==> 01-16 <==
// path_math
module path_math
    (input [11:0] location,  
     input [11:0] target,  
     input [4:0] current_orientation,  
     input clock,
     input enable,
     input reset,
     output reg done,
	  output reg [4:0] needed_orientation,  
     output reg [11:0] move_command);  
	parameter DEG360 = 5'h18;
	parameter DEG180 = 5'h0C;
	reg [3:0] state;
	parameter IDLE 			 			= 4'h0;
	parameter NEEDED_ORIENTATION_1	= 4'h1;
	parameter ONE_CYCLE_DELAY_1		= 4'h2;
	parameter NEEDED_ORIENTATION_2	= 4'h3;
	parameter ONE_CYCLE_DELAY_2		= 4'h4;
	parameter PTC_AND_ANGLE 			= 4'h5;
	parameter DELTAS						= 4'h6;
	parameter ABS_DELTA_QUAD 			= 4'h7;
   parameter ORIENT_BASE_ANGLE		= 4'h8;
	parameter ABS_DY_DIV_SIN			= 4'h9;
	parameter REPORT			 			= 4'hF;
	reg orientation_helper_enable;
   wire [4:0] orientation_t;
	wire orientation_done;
   orientation_math om (.r_theta_original(location),.r_theta_final(target),.orientation(orientation_t),
  ...
==> flow/config.mk <==
export PLATFORM = sky130hd
export DESIGN_NAME = path_math
export DESIGN_NICKNAME = path_math
export VERILOG_FILES = /design/flow/design.v
export SDC_FILE = /design/flow/constraint.sdc
export NUM_CORES = 4
export LEC_CHECK = 0
export CAP_MARGIN = 20
export CORE_MARGIN = 2
export CORE_UTILIZATION = 72
export MAX_ROUTING_LAYER = met4
export SLEW_MARGIN = 20
==> flow/constraint.sdc <==
create_clock -name core_clock -period 7.36 [get_ports {clock}]
set_input_delay 1.4720 -clock core_clock [delete_from_list [all_inputs] [get_ports {clock}]]
set_output_delay 1.4720 -clock core_clock [all_outputs]
set_load 0.01 [all_outputs]
run.sh (not shown) runs the stock make flow with config.mk's settings and CLKGATE_MAP_FILE=.
==> 12-04 (differences from 01-16) <==
Settings changed: CORE_UTILIZATION 72 to 66, CTS_CLUSTER_SIZE from default to 47, SETUP_SLACK_MARGIN from default to -0.86.
==> flow/constraint.sdc (replaced) <==
create_clock -name core_clock -period 9.65 [get_ports {clock}]
set_input_delay 1.9300 -clock core_clock [delete_from_list [all_inputs] [get_ports {clock}]]
set_output_delay 1.9300 -clock core_clock [all_outputs]
set_load 0.01 [all_outputs]
==> qor summary <==
|  | 12-04 | 01-16 |
|---|---|---|
| First drt pass iteration count | 6 | 8 |
| Post-Route Hold Slack | 0.458 ns | 0.458 ns |
| Final-report setup violation count | 8 | 24 |
| Placer's final routability congestion estimate | 1.02 | 1.03 |
| Worst clock skew on the final layout | 0.0145 ns | 0.0190 ns |
| Critical Path Sink | om.x_original[7] | x_target[8] |
| Worst relative slew slack | 0.273 | 0.242 |
| Setup tns final | -0.708 ns | -22.08 ns |
| Tap cells | 790 | 756 |
| Global-route wire length before repair | 162000 um | 198000 um |
| Buffers inserted by post-CTS timing repair | 0 | 47 |
| Clock buf/inv share | 0.0231 | 0.0222 |
| Finished layout cell area | 0.0457 sq mm | 0.0490 sq mm |
| Floorplan core area | 0.0614 sq mm | 0.0562 sq mm |
| Final-layout clock buffer total | 38 | 36 |
| Status | failed layout checks | failed layout checks |
| Reasons for failing layout checks | negative setup slack | negative setup slack |
| Global-route total usage across every layer | 0.328 | 0.438 |
| GR Layer Usage met1 | 0.436 | 0.502 |
| Global-route track usage on met3 | 0.0277 | 0.0749 |
| Num CTS Buffers | 30 | 29 |
| Resize count post-CTS | 0 | 258 |

==> job 214: inputs <==
path_math again, from the RTL that the note above started with.
==> flow/config.mk <==
export PLATFORM = sky130hd
export DESIGN_NAME = path_math
export DESIGN_NICKNAME = path_math
export VERILOG_FILES = /design/flow/design.v
export SDC_FILE = /design/flow/constraint.sdc
export NUM_CORES = 4
export LEC_CHECK = 0
export CAP_MARGIN = 15
export CORE_MARGIN = 2
export CORE_UTILIZATION = 72
export CTS_CLUSTER_DIAMETER = 256
export HOLD_SLACK_MARGIN = -0.07
export SETUP_SLACK_MARGIN = -0.73
export SLEW_MARGIN = 40
==> flow/constraint.sdc <==
create_clock -name core_clock -period 7.29 [get_ports {clock}]
set_input_delay 1.4580 -clock core_clock [delete_from_list [all_inputs] [get_ports {clock}]]
set_output_delay 1.4580 -clock core_clock [all_outputs]
set_load 0.01 [all_outputs]
==> job 4553 (differences from job 214) <==
==> flow/config.mk (replaced) <==
export PLATFORM = sky130hd
export DESIGN_NAME = path_math
export DESIGN_NICKNAME = path_math
export VERILOG_FILES = /design/flow/design.v
export SDC_FILE = /design/flow/constraint.sdc
export NUM_CORES = 4
export LEC_CHECK = 0
export CAP_MARGIN = 20
export CORE_MARGIN = 2
export CORE_UTILIZATION = 44
export SLEW_MARGIN = 20
==> flow/constraint.sdc (replaced) <==
create_clock -name core_clock -period 11.0 [get_ports {clock}]
set_input_delay 2.2000 -clock core_clock [delete_from_list [all_inputs] [get_ports {clock}]]
set_output_delay 2.2000 -clock core_clock [all_outputs]
set_load 0.01 [all_outputs]
==> job 1619 (differences from job 214) <==
==> flow/config.mk (replaced) <==
export PLATFORM = sky130hd
export DESIGN_NAME = path_math
export DESIGN_NICKNAME = path_math
export VERILOG_FILES = /design/flow/design.v
export SDC_FILE = /design/flow/constraint.sdc
export NUM_CORES = 4
export LEC_CHECK = 0
export ABC_AREA = 1
export CAP_MARGIN = 20
export CORE_MARGIN = 9
export CORE_UTILIZATION = 63
export CTS_CLUSTER_SIZE = 16
export GPL_TIMING_DRIVEN = 0
export HOLD_SLACK_MARGIN = 0.06
export SLEW_MARGIN = 20
==> flow/constraint.sdc (replaced) <==
create_clock -name core_clock -period 12.0 [get_ports {clock}]
set_input_delay 2.4000 -clock core_clock [delete_from_list [all_inputs] [get_ports {clock}]]
set_output_delay 2.4000 -clock core_clock [all_outputs]
set_load 0.01 [all_outputs]
==> job 2212 (differences from job 214) <==
--- a/flow/config.mk
+++ b/flow/config.mk
@@ -9,6 +9,6 @@
 export CORE_MARGIN = 2
 export CORE_UTILIZATION = 72
 export CTS_CLUSTER_DIAMETER = 256
-export HOLD_SLACK_MARGIN = -0.07
-export SETUP_SLACK_MARGIN = -0.73
+export PLACE_DENSITY_LB_ADDON = 0.02
+export SETUP_SLACK_MARGIN = 2.07
 export SLEW_MARGIN = 40
==> qor summary <==
| quantity | job 4553 | job 1619 | job 214 | job 2212 |
|---|---|---|---|---|
| Area of the mapped netlist | 0.0408 mm2 | 0.0436 mm2 | 0.0408 mm2 | 0.0408 mm2 |
| Met3 routed wirelength | 4.22 mm | 5.98 mm | 8.76 mm | 19.3 mm |
| Number of rows created at floorplan | 111 | 96 | 87 | 87 |
| Library cells used by synthesis | 90 | 70 | 90 | 90 |
| Total via count after detailed routing | 29900 | 36200 | 34500 | 38400 |
| Slowest CP cell | clkdlybuf4s50_1 | clkdlybuf4s50_1 | fa_1 | fa_1 |
| Status | complete, no violations | complete, no violations | failed layout checks | failed layout checks |
| Reasons for failing layout checks | - | - | setup timing | setup timing |
| Utilization of the core after routing | 0.486 | 0.675 | 0.863 | 0.900 |
| Starting density of the core | 0.445 | 0.636 | 0.727 | 0.727 |
| Final count of negative-setup-slack endpoints | 0 | 0 | 24 | 26 |
| Placeable core region | 0.0918 mm2 | 0.0686 mm2 | 0.0562 mm2 | 0.0562 mm2 |
| Clock buffers created by TritonCTS | 34 | 30 | 29 | 29 |
| Chip Area, Yosys | 0.0408 mm2 | 0.0436 mm2 | 0.0408 mm2 | 0.0408 mm2 |
| Syn nets | 5556 | 6794 | 5556 | 5556 |
| R2R setup slack | 5.47 ns | 6.99 ns | 1.60 ns | 2.10 ns |
| Seq/Total Area, Yosys | 0.181 | 0.170 | 0.181 | 0.181 |
| Non-clock buffering overhead | 0.0282 | 0.0176 | 0.0883 | 0.104 |
| Fin Clk Skew | 0.0161 ns | 0.0247 ns | 0.0116 ns | 0.0277 ns |
